==> inputs of exp/indigo <==
==> flow/design.v <==
`timescale 1ns / 1ps
module mac(
    input [15:0] in,
    input [15:0] w,
    input [15:0] b,
    output [15:0] out
    );
wire [15:0] d;
assign d = w * in;
assign out = d + b;
endmodule
`timescale 1ns / 1ps
module mux(
    input [15:0] A,
    input [15:0] B,
    input reset,
    input sel,
    output reg [15:0] out
    );
    always @(*) begin
        if(reset)
            out =0;
        else begin
            if(sel)
                out=A;
            else
                out=B;
        end
    end
endmodule
`timescale 1ns / 1ps
module register(
    input clk,
    input reset,
    input [15:0] in,
    output [15:0] out
    );
reg [15:0] data;
assign out[15:0] = data[15:0];
always @(posedge clk) begin
	if (reset) begin
		data[15:0] <= 16'b0000000000000000;
	end
	else begin
		data[15:0] <= in[15:0];
	end
end
endmodule
`timescale 1ns / 1ps
module shift_reg #(
    parameter pool=0,
    parameter M=28,
    parameter P=2,
    parameter K=3
)
(
  input clk,
  input reset,
  input [15:0] data_in,
  output [15:0] data_out
);
localparam D = (pool)?M-P+1:M-K;
reg [D-1:0] hr_0; reg [D-1:0] hr_1; reg [D-1:0] hr_2; reg [D-1:0] hr_3;
reg [D-1:0] hr_4; reg [D-1:0] hr_5; reg [D-1:0] hr_6; reg [D-1:0] hr_7;
reg [D-1:0] hr_8; reg [D-1:0] hr_9; reg [D-1:0] hr_10; reg [D-1:0] hr_11;
reg [D-1:0] hr_12; reg [D-1:0] hr_13; reg [D-1:0] hr_14; reg [D-1:0] hr_15;
always @ (posedge clk) begin
    if(reset) begin
        hr_0 [D-1:0] <= 0;
        hr_1 [D-1:0] <= 0;
        hr_2 [D-1:0] <= 0;
        hr_3 [D-1:0] <= 0;
        hr_4 [D-1:0] <= 0;
        hr_5 [D-1:0] <= 0;
        hr_6 [D-1:0] <= 0;
        hr_7 [D-1:0] <= 0;
        hr_8 [D-1:0] <= 0;
        hr_9 [D-1:0] <= 0;
        hr_10 [D-1:0] <=0;
        hr_11 [D-1:0] <= 0;
        hr_12 [D-1:0] <= 0;
        hr_13 [D-1:0] <= 0;
        hr_14 [D-1:0] <= 0;
        hr_15 [D-1:0] <= 0;
    end
    else begin
        hr_0 [D-1:0] <= {hr_0[D-2:0], data_in[0]};
        hr_1 [D-1:0] <= {hr_1[D-2:0], data_in[1]};
        hr_2 [D-1:0] <= {hr_2[D-2:0], data_in[2]};
        hr_3 [D-1:0] <= {hr_3[D-2:0], data_in[3]};
        hr_4 [D-1:0] <= {hr_4[D-2:0], data_in[4]};
        hr_5 [D-1:0] <= {hr_5[D-2:0], data_in[5]};
        hr_6 [D-1:0] <= {hr_6[D-2:0], data_in[6]};
        hr_7 [D-1:0] <= {hr_7[D-2:0], data_in[7]};
        hr_8 [D-1:0] <= {hr_8[D-2:0], data_in[8]};
        hr_9 [D-1:0] <= {hr_9[D-2:0], data_in[9]};
        hr_10 [D-1:0] <= {hr_10[D-2:0], data_in[10]};
        hr_11 [D-1:0] <= {hr_11[D-2:0], data_in[11]};
        hr_12 [D-1:0] <= {hr_12[D-2:0], data_in[12]};
        hr_13 [D-1:0] <= {hr_13[D-2:0], data_in[13]};
        hr_14 [D-1:0] <= {hr_14[D-2:0], data_in[14]};
        hr_15 [D-1:0] <= {hr_15[D-2:0], data_in[15]};
    end
end
assign data_out[0] = hr_0[D-1]; assign data_out[1] = hr_1[D-1];
assign data_out[2] = hr_2[D-1]; assign data_out[3] = hr_3[D-1];
assign data_out[4] = hr_4[D-1]; assign data_out[5] = hr_5[D-1];
assign data_out[6] = hr_6[D-1]; assign data_out[7] = hr_7[D-1];
assign data_out[8] = hr_8[D-1]; assign data_out[9] = hr_9[D-1];
assign data_out[10] = hr_10[D-1]; assign data_out[11] = hr_11[D-1];
assign data_out[12] = hr_12[D-1]; assign data_out[13] = hr_13[D-1];
assign data_out[14] = hr_14[D-1]; assign data_out[15] = hr_15[D-1];
endmodule
`timescale 1ns / 1ps
module max_data(
    input [15:0] A,
    input [15:0] B,
    output reg [15:0] Y
    );
    always @(*) begin
        if(A>B)
            Y = A;
        else
            Y = B;
    end
endmodule
`timescale 1ns / 1ps
module conv_final #(
	parameter N=28,
	parameter M=28,
	parameter K=3,
	parameter P=2,
	parameter P_stride=2,
	parameter K_stride=2,
	parameter pool=0
) (
    	input clk,
    	input reset,
    	input [15:0] pxl_in,
		input i_data_valid,
		input [(K*K*16)-1:0]i_kernel_data,
   		output [15:0] pxl_out,
		output reg o_data_valid
    );
	wire [15:0] reg_00,reg_01,reg_02,sr_0;
	wire[15:0] reg_10, reg_11,reg_12,sr_1;
	wire[15:0] reg_20, reg_21,reg_22;
	wire [15:0] wire_00; wire [15:0] wire_01; wire [15:0] wire_02;
	wire [15:0] wire_10; wire [15:0] wire_11; wire [15:0] wire_12;
	wire [15:0] wire_20; wire [15:0] wire_21; wire [15:0] wire_22;
	wire signed [15:0] kernel [(K*K)-1:0];
	genvar i;
	generate
		for(i=0;i<(K*K);i=i+1) begin
			assign kernel[i] = i_kernel_data[16*(i)+:16];
		end
	endgenerate
	wire sel_1,sel_2,sel_3;
	wire [15:0] out_1,out_2,out_3,out_4,out_5,out_6,out_7,out_8,out_9;
	mux M1 (.A(pxl_in),.B(16'd0),.reset(reset),.sel(sel_1),.out(out_1));
	mac mac_00(out_1, kernel[0], 16'd0, wire_00);
	register r_00(clk, reset, wire_00, reg_00); 
	mux M2 (.A(pxl_in),.B(16'd0),.reset(reset),.sel(sel_2),.out(out_2));
	mac mac_01(out_2, kernel[1], reg_00, wire_01); 
	register r_01(clk, reset, wire_01, reg_01); 
	mux M3 (.A(pxl_in),.B(16'd0),.reset(reset),.sel(sel_3),.out(out_3));
	mac mac_02(out_3, kernel[2], reg_01, wire_02); 
	register r_02(clk, reset, wire_02, reg_02); 
	shift_reg #(.pool(0),.M(M),.K(K),.P(P)) row_1(.clk(clk),.reset(reset), .data_in(reg_02), .data_out(sr_0));
	mux M4 (.A(pxl_in),.B(16'd0),.reset(reset),.sel(sel_1),.out(out_4));
	mac mac_10(out_4, kernel[3], sr_0, wire_10); 
	register r_10(clk, reset, wire_10, reg_10); 
	mux M5 (.A(pxl_in),.B(16'd0),.reset(reset),.sel(sel_2),.out(out_5));
	mac mac_11(out_5, kernel[4], reg_10, wire_11); 
	register r_11(clk, reset, wire_11, reg_11); 
	mux M6 (.A(pxl_in),.B(16'd0),.reset(reset),.sel(sel_3),.out(out_6));
	mac mac_12(out_6, kernel[5], reg_11, wire_12); 
	register r_12(clk, reset, wire_12, reg_12); 
	shift_reg #(.pool(0),.M(M),.K(K),.P(P)) row_2(.clk(clk),.reset(reset), .data_in(reg_12), .data_out(sr_1));
	mux M7 (.A(pxl_in),.B(16'd0),.reset(reset),.sel(sel_1),.out(out_7));
	mac mac_20(out_7, kernel[6], sr_1, wire_20); 
	register r_20(clk, reset, wire_20, reg_20); 
	mux M8 (.A(pxl_in),.B(16'd0),.reset(reset),.sel(sel_2),.out(out_8));
	mac mac_21(out_8, kernel[7], reg_20, wire_21); 
	register r_21(clk, reset, wire_21, reg_21); 
	mux M9 (.A(pxl_in),.B(16'd0),.reset(reset),.sel(sel_3),.out(out_9));
	mac mac_22(out_9, kernel[8], reg_21, wire_22); 
	register r_22(clk, reset, wire_22, reg_22); 
	assign pxl_out = reg_22;	
	reg [9:0] counter;
	reg [$clog2(M)-1:0] col;
	reg [$clog2(M*M)-1:0] count_valid;
	always @(posedge clk) begin
		if ((reset == 1) | (!i_data_valid)) begin
			counter <= 0;
			col <= 0;
		end else begin
			counter <= counter + 1;
			if (col == M-1)
				col <= 0;
			else
				col <= col + 1;
		end
	end
	always @(posedge clk) begin
		if(reset) begin
		    count_valid <= 0;
			o_data_valid <= 1'b0;
		end
		else begin
			if(o_data_valid) begin
				count_valid <= count_valid+1;
				if(count_valid == (M*M)-1) begin
				    o_data_valid <= 1'b0;
				    count_valid <= 0;
				end
			end
			else if (i_data_valid && (counter == ((M*(K-1))/2)+((K-1)/2))) begin
				o_data_valid <= 1'b1;
			end
		end
	end
	assign sel_1 = i_data_valid & (col != M-1);
	assign sel_2 = i_data_valid;
	assign sel_3 = i_data_valid & (col != 0);
endmodule
`timescale 1ns / 1ps
module max_pooling #(
    parameter N=28,
	parameter M=28,
	parameter K=3,
	parameter P=2,
	parameter P_stride=2,
	parameter K_stride=2,
	parameter pool=1
    ) (
        input clk,
        input reset,
        input [15:0] pixel_in,
        input i_data_valid,
        output [15:0] o_max_pooled_pixel,
        output o_data_valid
    );
    wire [15:0] wire_1,reg1,sr_out,wire_2,reg2;
    register R1 (.clk(clk),.reset(reset),.in(pixel_in),.out(reg1));
    max_data M1(.A(pixel_in),.B(reg1),.Y(wire_1));
    shift_reg #(.M(M),.K(K),.pool(pool),.P(P)) LD1 (.clk(clk),.reset(reset),.data_in(wire_1),.data_out(sr_out));
    max_data M2(.A(sr_out),.B(pixel_in),.Y(wire_2));
    register R2 (.clk(clk),.reset(reset),.in(wire_2),.out(reg2));
    max_data M3(.A(pixel_in),.B(reg2),.Y(o_max_pooled_pixel));
    reg [$clog2(M)-1:0] col;
    reg row_odd;
    always@(posedge clk) begin
        if(reset | !(i_data_valid)) begin
            col <= 0;
            row_odd <= 1'b0;
        end
        else begin
            if(col == M-1) begin
                col <= 0;
                row_odd <= ~row_odd;
            end
            else begin
                col <= col+1;
            end
        end
    end
    assign o_data_valid = i_data_valid & row_odd & col[0];
endmodule
`timescale 1ns / 1ps
module cnn_layer1 (
    input          clk,
    input          reset,
    input  [15:0]  pxl_in,
    input          i_data_valid,
    input  [143:0] i_kernel_data,
    output [15:0]  conv_out,
    output         conv_valid,
    output [15:0]  pool_out,
    output         pool_valid
);
    conv_final #(
        .N(28), .M(28), .K(3), .P(2), .P_stride(2), .K_stride(1), .pool(0)
    ) C1 (
        .clk(clk),
        .reset(reset),
        .pxl_in(pxl_in),
        .i_data_valid(i_data_valid),
        .i_kernel_data(i_kernel_data),
        .pxl_out(conv_out),
        .o_data_valid(conv_valid)
    );
    max_pooling #(
        .N(28), .M(28), .K(3), .P(2), .P_stride(2), .K_stride(1), .pool(1)
    ) MP1 (
        .clk(clk),
        .reset(reset),
        .pixel_in(conv_out),
        .i_data_valid(conv_valid),
        .o_max_pooled_pixel(pool_out),
        .o_data_valid(pool_valid)
    );
endmodule
==> flow/run.sh <==
#!/bin/bash
# the make line also repeats each setting of config.mk as NAME=value (left out here)
make -C /OpenROAD-flow-scripts/flow DESIGN_CONFIG=/design/flow/config.mk WORK_HOME=/design/flow/orfs CLKGATE_MAP_FILE= finish
==> flow/config.mk <==
export PLATFORM = sky130hd
export DESIGN_NAME = cnn_layer1
export DESIGN_NICKNAME = cnn_layer1
export VERILOG_FILES = /design/flow/design.v
export SDC_FILE = /design/flow/constraint.sdc
export NUM_CORES = 4
export LEC_CHECK = 0
export CAP_MARGIN = 20
export CORE_MARGIN = 2
export CORE_UTILIZATION = 58
export SLEW_MARGIN = 20
==> flow/constraint.sdc <==
create_clock -name core_clock -period 3.33 [get_ports {clk}]
set_input_delay 0.6660 -clock core_clock [delete_from_list [all_inputs] [get_ports {clk}]]
set_output_delay 0.6660 -clock core_clock [all_outputs]
set_load 0.01 [all_outputs]
==> exp/maple (differences from exp/indigo) <==
CORE_UTILIZATION = 70   (was 58)
CTS_CLUSTER_DIAMETER = 234   (was not set)
CTS_CLUSTER_SIZE = 15   (was not set)
==> flow/constraint.sdc (replaced) <==
create_clock -name core_clock -period 5.31 [get_ports {clk}]
set_input_delay 1.0620 -clock core_clock [delete_from_list [all_inputs] [get_ports {clk}]]
set_output_delay 1.0620 -clock core_clock [all_outputs]
set_load 0.01 [all_outputs]
==> exp/umber (differences from exp/indigo) <==
CORE_UTILIZATION = 40   (was 58)
==> flow/constraint.sdc (replaced) <==
create_clock -name core_clock -period 4.76 [get_ports {clk}]
set_input_delay 0.9520 -clock core_clock [delete_from_list [all_inputs] [get_ports {clk}]]
set_output_delay 0.9520 -clock core_clock [all_outputs]
set_load 0.01 [all_outputs]
==> exp/harbor (differences from exp/indigo) <==
CORE_UTILIZATION = 70   (was 58)
CTS_CLUSTER_SIZE = 14   (was not set)
==> flow/constraint.sdc (replaced) <==
create_clock -name core_clock -period 5.79 [get_ports {clk}]
set_input_delay 1.1580 -clock core_clock [delete_from_list [all_inputs] [get_ports {clk}]]
set_output_delay 1.1580 -clock core_clock [all_outputs]
set_load 0.01 [all_outputs]
==> results <==
Outcome: exp/umber finished with violations; exp/harbor finished with violations; exp/maple finished with violations; exp/indigo finished with violations
Violated checks: exp/umber negative setup slack; exp/harbor negative setup slack; exp/maple negative setup slack; exp/indigo negative setup slack
CTS clk-pin slew, worst paths: exp/umber 0.08 ns; exp/harbor 0.07 ns; exp/maple 0.08 ns; exp/indigo 0.06 ns
Vias/cell: exp/umber 4.59; exp/harbor 5.51; exp/maple 5.52; exp/indigo 5.02
Sequential Power: exp/umber 0.0129 W; exp/harbor 0.0106 W; exp/maple 0.0116 W; exp/indigo 0.0184 W
Total Nets Final: exp/umber 10,398; exp/harbor 10,405; exp/maple 10,437; exp/indigo 10,444
Final std cells w/o fill: exp/umber 11,671; exp/harbor 10,485; exp/maple 10,441; exp/indigo 10,839
Int Pwr: exp/umber 0.0246 W; exp/harbor 0.0198 W; exp/maple 0.0202 W; exp/indigo 0.0357 W
Proportion of power drawn by the clock network: exp/umber 32.6%; exp/harbor 30.8%; exp/maple 24.5%; exp/indigo 32.0%
DR pass1 iterations: exp/umber 7; exp/harbor 8; exp/maple 10; exp/indigo 5
Leak: exp/umber 44.7 nW; exp/harbor 44.3 nW; exp/maple 44.1 nW; exp/indigo 45.0 nW
Flop area: exp/umber 28,800 um2; exp/harbor 28,800 um2; exp/maple 28,800 um2; exp/indigo 28,800 um2
Worst min-delay path endpoint: exp/umber C1.row_2.hr_2[11]; exp/harbor C1.row_1.hr_3[11]; exp/maple C1.row_1.hr_4[14]; exp/indigo C1.row_2.hr_3[19]
Final worst-path setup slack: exp/umber -1.30 ns; exp/harbor -0.666 ns; exp/maple -0.959 ns; exp/indigo -2.64 ns
Total combinational power: exp/umber 0.0112 W; exp/harbor 0.00970 W; exp/maple 0.0114 W; exp/indigo 0.0169 W
Most frequent CP cell: exp/umber sky130_fd_sc_hd__fa_1; exp/harbor sky130_fd_sc_hd__inv_2; exp/maple sky130_fd_sc_hd__fa_1; exp/indigo sky130_fd_sc_hd__fa_1
Critical path buffers and inverters: exp/umber 9; exp/harbor 11; exp/maple 10; exp/indigo 8
Sequential group share of total power: exp/umber 36.2%; exp/harbor 36.2%; exp/maple 38.1%; exp/indigo 35.4%
Power and IR drop assume default switching activity.
